==> wip/zinc <==
==> flow/design.v <==
module SUBWAY(
    clk,
    rst_n,
    in_valid,
    init,
    in0,
    in1,
    in2,
    in3,
    out_valid,
    out
);
input clk, rst_n;
input in_valid;
input [1:0] init;
input [1:0] in0, in1, in2, in3; 
output reg       out_valid;
output reg [1:0] out;
parameter s_idle = 2'd0;
parameter s_input = 2'd1;
parameter s_cul = 2'd2;
parameter s_output = 2'd3;
genvar NN;
genvar MM;
integer i;
integer j;
parameter IDX = 9;
reg [1:0]current_state;
reg [1:0]next_state;
reg [1:0]init_pos;
reg [5:0]cnt;
reg [1:0]is_road;
reg [1:0] reg_dif;
reg [1:0]move;
wire UorD;
reg reg_UorD;
wire [1:0]dif1;
wire [1:0]dif2;
wire [1:0]dif;
reg [1:0] next_dif;
reg [1:0]next_pos;
reg [1:0]cur_pos;
reg [1:0] next_step[2:0];
wire [1:0]in_wire[3:0];
reg [1:0]in_a[IDX:0];
reg [1:0]in_b[IDX:0];
reg [1:0]in_c[IDX:0];
reg [1:0]in_d[IDX:0];
reg [1:0]out_pipe[54:0];
reg [1:0]road;
always@(posedge clk or negedge rst_n)begin
	if(!rst_n)
        current_state <= s_idle;
    else
        current_state <= next_state;
end
always@(*)begin
	case(current_state)
		s_idle: if(in_valid) next_state = s_input;
				else next_state = s_idle;
		s_input:if (cnt == 6'd7) next_state = s_cul;
				else next_state = s_input;
		s_cul:	if (cnt == 6'd62) next_state = s_output;
				else next_state = s_cul;				
		s_output: if (cnt == 6'd63) next_state = s_idle;
				else next_state = s_output;
		default: next_state = current_state;
	endcase 
end
always @(posedge clk or negedge rst_n) begin
    if(!rst_n)begin
		init_pos <= 2'd0;
    end   
    else
		case(current_state)
			s_idle: if(in_valid)begin
				init_pos <= init;
			end
			default: init_pos <= init_pos;
		endcase
end
always@(posedge clk or negedge rst_n)begin
	if(!rst_n)
        cnt <= 6'b0;
    else
		case(current_state)
			s_idle: cnt <= 6'd0;
			s_input: cnt <= cnt+6'd1;
			s_cul: if(cnt == 6'd62 ) cnt <= 6'd0;
					else cnt <= cnt+6'd1;
			s_output: if(cnt == 6'd63) cnt <= 6'd0;
					else cnt <= cnt+6'd1;
			default: cnt <= cnt;
		endcase
end
always@(posedge clk or negedge rst_n)begin
	if(!rst_n)
        out_valid <= 1'b0;
    else
		case(current_state)
			s_idle: out_valid <= 1'd0;
			s_input: out_valid <= 1'd0;
			s_output: 
				if(cnt == 6'd63) out_valid <= 1'd0;
				else   out_valid <= 1'd1;
			default: out_valid <= 1'd0;
		endcase
end
assign UorD = (cur_pos < road)?1'd0: 1'd1;  
assign dif1 = (cur_pos < road)?road: cur_pos;  
assign dif2 = (cur_pos < road)?cur_pos: road;
assign dif = dif1 - dif2;
always @(posedge clk or negedge rst_n) begin
	if(!rst_n)begin
        reg_UorD <= 2'd0;
    end 
	else begin
		reg_UorD <= UorD;
	end
end
always@(*)begin
	case(cur_pos)
	2'd0: begin
		next_step[0] = 2'b11;
		next_step[1] = in_a[1];
		next_step[2] = in_b[1];
	end
	2'd1: begin
		next_step[0] = in_a[1];
		next_step[1] = in_b[1];
		next_step[2] = in_c[1];
	end
	2'd2: begin
		next_step[0] = in_b[1];
		next_step[1] = in_c[1];
		next_step[2] = in_d[1];
	end
	2'd3: begin
		next_step[0] = in_c[1];
		next_step[1] = in_d[1];
		next_step[2] = 2'b11;
	end
	default: begin
		next_step[0] = in_c[1];
		next_step[1] = in_d[1];
		next_step[2] = 2'b11;
	end
	endcase
end
always@(*)begin
	if (dif != 2'd0) begin
		case(reg_UorD)
		1'd0: 
			case(next_step[2])
			2'd0: move = 2'b01;
			2'd1,
			2'd2,
			2'd3: 
				case(next_step[1])
				2'd0,
				2'd2: move = 2'd0;
				2'd1: move = 2'b11;
				default: move = 2'b0;
				endcase
			default: move = 2'b0;
			endcase
		1'd1: 
			case(next_step[0])
			2'd0: move = 2'b10;
			2'd1,
			2'd2,
			2'd3: 
				case(next_step[1])
				2'd0,
				2'd2: move = 2'd0;
				2'd1: move = 2'b11;
				default: move = 2'b0;
				endcase
			default: move = 2'b0;
			endcase
		default: move = 2'b0;
		endcase
	end
	else begin
		case(next_step[1])
		2'd0,
		2'd2: move = 2'd00;
		2'd1: move = 2'b11;
		default: move = 2'd0;  
		endcase
	end
end
always@(*)begin
	case(cur_pos)
	2'd0:begin
		case (move) 
		2'd1:
			next_pos = 2'd1;
		default:
			next_pos = 2'd0;
		endcase
	end 
	2'd1:begin
		case (move) 
		2'd1:
			next_pos = 2'd2;
		2'd2:
			next_pos = 2'd0;
		default:
			next_pos = 2'd1;
		endcase
	end
	2'd2:begin
		case (move) 
		2'd1:
			next_pos = 2'd3;
		2'd2:
			next_pos = 2'd1;
		default:
			next_pos = 2'd2;
		endcase
	end
	2'd3:begin
		case (move) 
		2'd2:
			next_pos = 2'd2;
		default:
			next_pos = 2'd3;
		endcase
	end
	default:next_pos = cur_pos;
	endcase
end
always@(*)begin
	if (in_b[8] == 2'd0)begin
		is_road = 2'd1;
	end
	else if (in_c[8] == 2'd0)begin
		is_road = 2'd2;
	end
	else if (in_a[8] == 2'd0)begin
		is_road = 2'd0;
	end
	else if (in_d[8] == 2'd0)begin
		is_road = 2'd3;
	end
	else begin
		is_road = 2'd1;
	end
end
always@(posedge clk)begin
	if(!rst_n)begin
        road <= 2'd0;
    end 
	else begin
		case(cnt[2:0])
		3'd0: 
			road <= is_road;
		default: road <= road;
		endcase
	end
end
always @(posedge clk or negedge rst_n) begin
	if(!rst_n)begin
        cur_pos <= 2'd0;
    end 
	else begin
		case(current_state)
		s_idle: cur_pos <= 2'd0;
		s_input: cur_pos <= init_pos;
		s_cul,
		s_output: cur_pos <= next_pos;
		default: cur_pos <= cur_pos;
		endcase
	end
end
always @(posedge clk or negedge rst_n) begin
	if(!rst_n)begin
        out <= 2'd0;
    end 
	else begin
		case(current_state)
		s_idle: out <= 2'd0;
		s_input: out <= 2'd0;
		s_output: 
			if(cnt == 6'd63) out <= 2'd0;
			else out <= out_pipe[0]; 
		default: out <= 2'd0;
		endcase
	end
end
always @(posedge clk or negedge rst_n) begin
	if(!rst_n)begin
		for (i=0; i<55; i=i+1)begin
			out_pipe[i]<=2'd0; 
		end
    end 
	else begin
		case(current_state)
		s_idle: begin
			for (i=0; i<55; i=i+1)begin
				out_pipe[i]<=2'd0; 
			end
		end
		s_output,
		s_cul: begin
			out_pipe[54] <= move;
			for (i=0; i<54; i=i+1)begin
				out_pipe[i]<=out_pipe[i+1]; 
			end
		end
		default: begin
			for (i=0; i<55; i=i+1)begin
				out_pipe[i]<=2'd0; 
			end
		end
		endcase
	end
end
always @(posedge clk or negedge rst_n) begin
    if(!rst_n)begin
        for (i = 0; i<IDX; i=i+1)begin
			in_a[i]<=2'd0;
		end
    end   
    else
		case(current_state)
			s_idle: if(in_valid)begin
						in_a[IDX-1]<=in0;
						for (i = 0; i<IDX-1; i=i+1)begin
							in_a[i]<=in_a[i+1];
						end
					end
					else begin 
						for (i = 0; i<IDX; i=i+1)begin
							in_a[i]<=in_a[i];
						end
					end
			s_input,
			s_cul:if(in_valid)begin
						in_a[IDX-1]<=in0;
						for (i = 0; i<IDX-1; i=i+1)begin
							in_a[i]<=in_a[i+1];
						end
					end
					else begin 
						for (i = 0; i<IDX; i=i+1)begin
							in_a[i]<=in_a[i];
						end
					end
			s_output:begin
				if(in_valid)begin
					in_a[IDX-1]<= in0;
				end
				else begin
					in_a[IDX-1]<= 2'd0;
				end
				for (i = 0; i<IDX-1; i=i+1)begin
					in_a[i]<=in_a[i+1];
				end
			end
			default: begin 
						for (i = 0; i<IDX; i=i+1)begin
							in_a[i]<=in_a[i];
						end
					end
		endcase
end
always @(posedge clk or negedge rst_n) begin
    if(!rst_n)begin
        for (i = 0; i<IDX; i=i+1)begin
			in_b[i]<=2'd0;
		end
    end   
    else
		case(current_state)
			s_idle: if(in_valid)begin
						in_b[IDX-1]<=in1;
						for (i = 0; i<IDX-1; i=i+1)begin
							in_b[i]<=in_b[i+1];
						end
					end
					else begin 
						for (i = 0; i<IDX; i=i+1)begin
							in_b[i]<=in_b[i];
						end
					end
			s_input,
			s_cul:if(in_valid)begin
						in_b[IDX-1]<=in1;
						for (i = 0; i<IDX-1; i=i+1)begin
							in_b[i]<=in_b[i+1];
						end
					end
					else begin 
						for (i = 0; i<IDX; i=i+1)begin
							in_b[i]<=in_b[i];
						end
					end
			s_output:begin
				if(in_valid)begin
					in_b[IDX-1]<= in1;
				end
				else begin
					in_b[IDX-1]<= 2'd0;
				end
				for (i = 0; i<IDX-1; i=i+1)begin
					in_b[i]<=in_b[i+1];
				end
			end
			default: begin 
						for (i = 0; i<IDX; i=i+1)begin
							in_b[i]<=in_b[i];
						end
					end
		endcase
end
always @(posedge clk or negedge rst_n) begin
    if(!rst_n)begin
        for (i = 0; i<IDX; i=i+1)begin
			in_c[i]<=2'd0;
		end
    end   
    else
		case(current_state)
			s_idle: if(in_valid)begin
						in_c[IDX-1]<=in2;
						for (i = 0; i<IDX-1; i=i+1)begin
							in_c[i]<=in_c[i+1];
						end
					end
					else begin 
						for (i = 0; i<IDX; i=i+1)begin
							in_c[i]<=in_c[i];
						end
					end
			s_input,
			s_cul:if(in_valid)begin
						in_c[IDX-1]<=in2;
						for (i = 0; i<IDX-1; i=i+1)begin
							in_c[i]<=in_c[i+1];
						end
					end
					else begin 
						for (i = 0; i<IDX; i=i+1)begin
							in_c[i]<=in_c[i];
						end
					end
			s_output:begin
				if(in_valid)begin
					in_c[IDX-1]<= in2;
				end
				else begin
					in_c[IDX-1]<= 2'd0;
				end
				for (i = 0; i<IDX-1; i=i+1)begin
					in_c[i]<=in_c[i+1];
				end
			end
			default: begin 
						for (i = 0; i<IDX; i=i+1)begin
							in_c[i]<=in_c[i];
						end
					end
		endcase
end
always @(posedge clk or negedge rst_n) begin
    if(!rst_n)begin
        for (i = 0; i<IDX; i=i+1)begin
			in_d[i]<=2'd0;
		end
    end   
    else
		case(current_state)
			s_idle: if(in_valid)begin
						in_d[IDX-1]<=in3;
						for (i = 0; i<IDX-1; i=i+1)begin
							in_d[i]<=in_d[i+1];
						end
					end
					else begin 
						for (i = 0; i<IDX; i=i+1)begin
							in_d[i]<=in_d[i];
						end
					end
			s_input,
			s_cul:if(in_valid)begin
						in_d[IDX-1]<=in3;
						for (i = 0; i<IDX-1; i=i+1)begin
							in_d[i]<=in_d[i+1];
						end
					end
					else begin 
						for (i = 0; i<IDX; i=i+1)begin
							in_d[i]<=in_d[i];
						end
					end
			s_output:begin
				if(in_valid)begin
					in_d[IDX-1]<= in3;
				end
				else begin
					in_d[IDX-1]<= 2'd0;
				end
				for (i = 0; i<IDX-1; i=i+1)begin
					in_d[i]<=in_d[i+1];
				end
			end
			default: begin 
						for (i = 0; i<IDX; i=i+1)begin
							in_d[i]<=in_d[i];
						end
					end
		endcase
end
endmodule
==> flow/run.sh <==
#!/bin/bash
# the make line also repeats each setting of config.mk as NAME=value (left out here)
make -C /OpenROAD-flow-scripts/flow DESIGN_CONFIG=/design/flow/config.mk WORK_HOME=/design/flow/orfs CLKGATE_MAP_FILE= finish
==> flow/config.mk <==
export PLATFORM = sky130hd
export DESIGN_NAME = SUBWAY
export DESIGN_NICKNAME = SUBWAY
export VERILOG_FILES = /design/flow/design.v
export SDC_FILE = /design/flow/constraint.sdc
export NUM_CORES = 4
export LEC_CHECK = 0
export ABC_AREA = 1
export CAP_MARGIN = 35
export CORE_ASPECT_RATIO = 0.91
export CORE_MARGIN = 2
export CORE_UTILIZATION = 21
export CTS_CLUSTER_DIAMETER = 51
export HOLD_SLACK_MARGIN = 0.14
export MAX_ROUTING_LAYER = met5
export PLACE_DENSITY_LB_ADDON = 0.1
export SETUP_SLACK_MARGIN = -0.03
export SLEW_MARGIN = 20
export TNS_END_PERCENT = 50
==> flow/constraint.sdc <==
create_clock -name core_clock -period 1.78 [get_ports {clk}]
set_input_delay 0.3560 -clock core_clock [delete_from_list [all_inputs] [get_ports {clk}]]
set_output_delay 0.3560 -clock core_clock [all_outputs]
set_load 0.01 [all_outputs]
==> wip/violet: changes against wip/zinc <==
- CORE_UTILIZATION: 21 -> 72
- CTS_CLUSTER_SIZE: unset -> 72
- HOLD_SLACK_MARGIN: 0.14 -> -0.01
- PLACE_DENSITY: unset -> 0.42
- PLACE_DENSITY_LB_ADDON: 0.1 -> unset
==> wip/maple: changes against wip/zinc <==
- ABC_AREA: 1 -> unset
- CAP_MARGIN: 35 -> 20
- CORE_ASPECT_RATIO: 0.91 -> unset
- CORE_UTILIZATION: 21 -> 40
- CTS_CLUSTER_DIAMETER: 51 -> unset
- HOLD_SLACK_MARGIN: 0.14 -> unset
- MAX_ROUTING_LAYER: met5 -> unset
- PLACE_DENSITY_LB_ADDON: 0.1 -> unset
- SETUP_SLACK_MARGIN: -0.03 -> unset
- TNS_END_PERCENT: 50 -> unset
==> flow/constraint.sdc (replaced) <==
create_clock -name core_clock -period 2.32 [get_ports {clk}]
set_input_delay 0.4640 -clock core_clock [delete_from_list [all_inputs] [get_ports {clk}]]
set_output_delay 0.4640 -clock core_clock [all_outputs]
set_load 0.01 [all_outputs]
==> wip/delta: changes against wip/zinc <==
- ABC_AREA: 1 -> 0
- CAP_MARGIN: 35 -> 5
- CORE_UTILIZATION: 21 -> 72
- CTS_CLUSTER_DIAMETER: 51 -> 359
- CTS_CLUSTER_SIZE: unset -> 59
- PLACE_DENSITY_LB_ADDON: 0.1 -> unset
- SETUP_SLACK_MARGIN: -0.03 -> -0.07
==> flow/constraint.sdc (replaced) <==
create_clock -name core_clock -period 1.06 [get_ports {clk}]
set_input_delay 0.2120 -clock core_clock [delete_from_list [all_inputs] [get_ports {clk}]]
set_output_delay 0.2120 -clock core_clock [all_outputs]
set_load 0.01 [all_outputs]
==> qor summary <==
                                                                                   wip/maple                wip/violet               wip/delta                  wip/zinc
Netlist area before placement                                                      7030 um^2                 7230 um^2               7030 um^2                 7230 um^2
Cell occurring most often along the worst timing path                                      -  sky130_fd_sc_hd__nand2_2                       -  sky130_fd_sc_hd__o21ai_1
Sum Neg Setup Slack                                                                     0 ps                   -718 ps                       -                   -306 ps
Leakage power figure                                                                 3.87 nW                   4.30 nW                       -                   4.28 nW
Clock buffer count                                                                        18                        18                       -                        18
Clock-pin slew of the registers on the worst-case setup and hold paths                 70 ps                     70 ps                       -                     70 ps
Startpoint of the worst setup timing path                               cur_pos[1]$_DFF_PN0_      cur_pos[0]$_DFF_PN0_                       -      cur_pos[1]$_DFF_PN0_
Via density per instance                                                                4.64                      5.27                       -                      3.55
Maximum single-stage delay on the critical path                                       490 ps                    430 ps                       -                    450 ps
Internal Power                                                                       6.45 mW                   8.57 mW                       -                   8.61 mW
Tightest slew margin relative to the limit                                             0.688                     0.593                       -                     0.604
Class of the most critical setup path                                           flop to flop              flop to flop                       -              flop to flop
Part of the total power dissipated in the clock network                                0.320                     0.300                       -                     0.322
Critical path peak fanout                                                                  8                         3                       -                         3
ANT cells                                                                                  0                         0                       -                         0
Worst Hold Endpoint                                                         out[1]$_DFF_PN0_    in_c[8][1]$_DFFE_PN0P_                       -                         -
Cell depth of the worst setup path                                                         8                        13                       -                        12
Net switching power figure                                                           2.24 mW                   3.53 mW                       -                   3.25 mW
Period minus WS final                                                                2250 ps                   2050 ps                       -                   1920 ps
Result of the run                                           no timing/DRC/antenna violations  finished with violations  stopped before the end  finished with violations
Last stage reached                                                                         -                         -          global routing                         -
Violated checks                                                                            -      negative setup slack                       -      negative setup slack
Worst flop-to-flop path startpoint                                      cur_pos[1]$_DFF_PN0_      cur_pos[0]$_DFF_PN0_                       -      cur_pos[1]$_DFF_PN0_
WL met1                                                                              5020 um                   5730 um                       -                   7010 um
Slew of the pin with the lowest slew margin                                           467 ps                    611 ps                       -                    594 ps
Late-Pin Clk Latency                                                                  430 ps                    540 ps                       -                    430 ps
Post-route cell area                                                               8170 um^2                 8390 um^2                       -                 8820 um^2
Final cell utilization of the core                                                     0.474                     0.869                       -                     0.261
Number of instances in the placed design                                                 721                       878                     658                      1215
Power and IR drop assume default switching activity.
